Design BobTop, start of the top module:
module BobTop (
	clock,
	reset,
	rx,
	runway_override,
	emergency_override,
	tx,
	framing_error,
	runway_active,
	emergency,
	receiving,
	sending
);
	input wire clock;
	input wire reset;
	input wire rx;
	input wire [1:0] runway_override;
	input wire emergency_override;
	output wire tx;
	output wire framing_error;
	output wire [1:0] runway_active;
	output wire emergency;
	output wire receiving;
	output wire sending;
	wire [7:0] uart_rx_data;
	wire [7:0] uart_tx_data;
	wire uart_rx_valid;
	wire uart_tx_ready;
	wire uart_tx_send;
	UartRX #(
		.CLK_HZ(25000000),
		.BAUD_RATE(115200)
	) receiver(
		.clock(clock),
		.reset(reset),
		.rx(rx),
		.data(uart_rx_data),
		.done(uart_rx_valid),
		.framing_error(framing_error),
		.receiving(receiving)
	);
	UartTX #(
		.CLK_HZ(25000000),
		.BAUD_RATE(115200)
	) transmitter(
		.clock(clock),
		.reset(reset),
		.send(uart_tx_send),
		.data(uart_tx_data),
		.tx(tx),
		.ready(uart_tx_ready),
		.sending(sending)
	);
	reg [1:0] ro_temp;
	reg [1:0] ro_sync;
	reg eo_temp;
	reg eo_sync;
	always @(posedge clock) begin
		ro_temp <= runway_override;
		eo_temp <= emergency_override;
		ro_sync <= ro_temp;
		eo_sync <= eo_temp;
	end
	Bob bobby(
		.clock(clock),
		.reset(reset),
		.uart_rx_data(uart_rx_data),
		.uart_rx_valid(uart_rx_valid),
		.uart_tx_data(uart_tx_data),
		.uart_tx_ready(uart_tx_ready),
		.uart_tx_send(uart_tx_send),
		.runway_active(runway_active),
		.runway_override(ro_sync),
		.emergency_out(emergency),
		.emergency_override(eo_sync)
	);
endmodule
make LEC_CHECK=0 CAP_MARGIN=20 CORE_MARGIN=2 CORE_UTILIZATION=65 CTS_CLUSTER_DIAMETER=28 HOLD_SLACK_MARGIN=-0.08 SLEW_MARGIN=20 TNS_END_PERCENT=5 finish   # period 28.9 ns
run.sh (not shown) runs the stock make flow with config.mk's settings and CLKGATE_MAP_FILE=.
The first run went through all stages and came out clean.
Change:
--- a/flow/config.mk
+++ b/flow/config.mk
@@ -10,3 +10 @@
-export CORE_UTILIZATION = 65
-export CTS_CLUSTER_DIAMETER = 28
-export HOLD_SLACK_MARGIN = -0.08
+export CORE_UTILIZATION = 19
@@ -14 +11,0 @@
-export TNS_END_PERCENT = 5
==> flow/constraint.sdc (replaced) <==
create_clock -name core_clock -period 50.7 [get_ports {clock}]
set_input_delay 10.1400 -clock core_clock [delete_from_list [all_inputs] [get_ports {clock}]]
set_output_delay 10.1400 -clock core_clock [all_outputs]
set_load 0.01 [all_outputs]
What happened: Via count falls by 6.1%. Wire length decreases by 1.7%. Global-route usage shrinks by 21 points. Synthesized area does not change. Synthesized cell count does not change. Power goes down by 54%. Core utilization decreases by 56 points.
Change:
--- a/flow/config.mk
+++ b/flow/config.mk
@@ -10 +10,3 @@
-export CORE_UTILIZATION = 19
+export CORE_UTILIZATION = 63
+export CTS_CLUSTER_SIZE = 97
+export SETUP_SLACK_MARGIN = 1.99
==> flow/constraint.sdc (replaced) <==
create_clock -name core_clock -period 28.7 [get_ports {clock}]
set_input_delay 5.7400 -clock core_clock [delete_from_list [all_inputs] [get_ports {clock}]]
set_output_delay 5.7400 -clock core_clock [all_outputs]
set_load 0.01 [all_outputs]
After rerunning:
- The changed run passed the timing, design-rule and antenna checks
- clock skew drops by 5.5 ps
- worst hold slack is worse by 10 ps
- area after synthesis is unchanged
- final area drops by about 6%
- sequential power climbs by about 80%
Change:
--- a/flow/config.mk
+++ b/flow/config.mk
@@ -11,2 +10,0 @@
-export CTS_CLUSTER_SIZE = 97
-export SETUP_SLACK_MARGIN = 1.99
==> flow/constraint.sdc (replaced) <==
create_clock -name core_clock -period 50.7 [get_ports {clock}]
set_input_delay 10.1400 -clock core_clock [delete_from_list [all_inputs] [get_ports {clock}]]
set_output_delay 10.1400 -clock core_clock [all_outputs]
set_load 0.01 [all_outputs]
Effect: Via count rose by 0.67%. Worst hold slack gets worse by 4.4 ps. Die area stays the same. Wire length falls by 0.78%. Power fell by 42%. Global-route usage rose by 0.14 points. Sequential share of layout area is lower by 0.34 points. Setup slack gains 13000 ps. Non-clock buffer count does not change.
Power figures rest on the tool's default switching activity, not on a simulated workload.
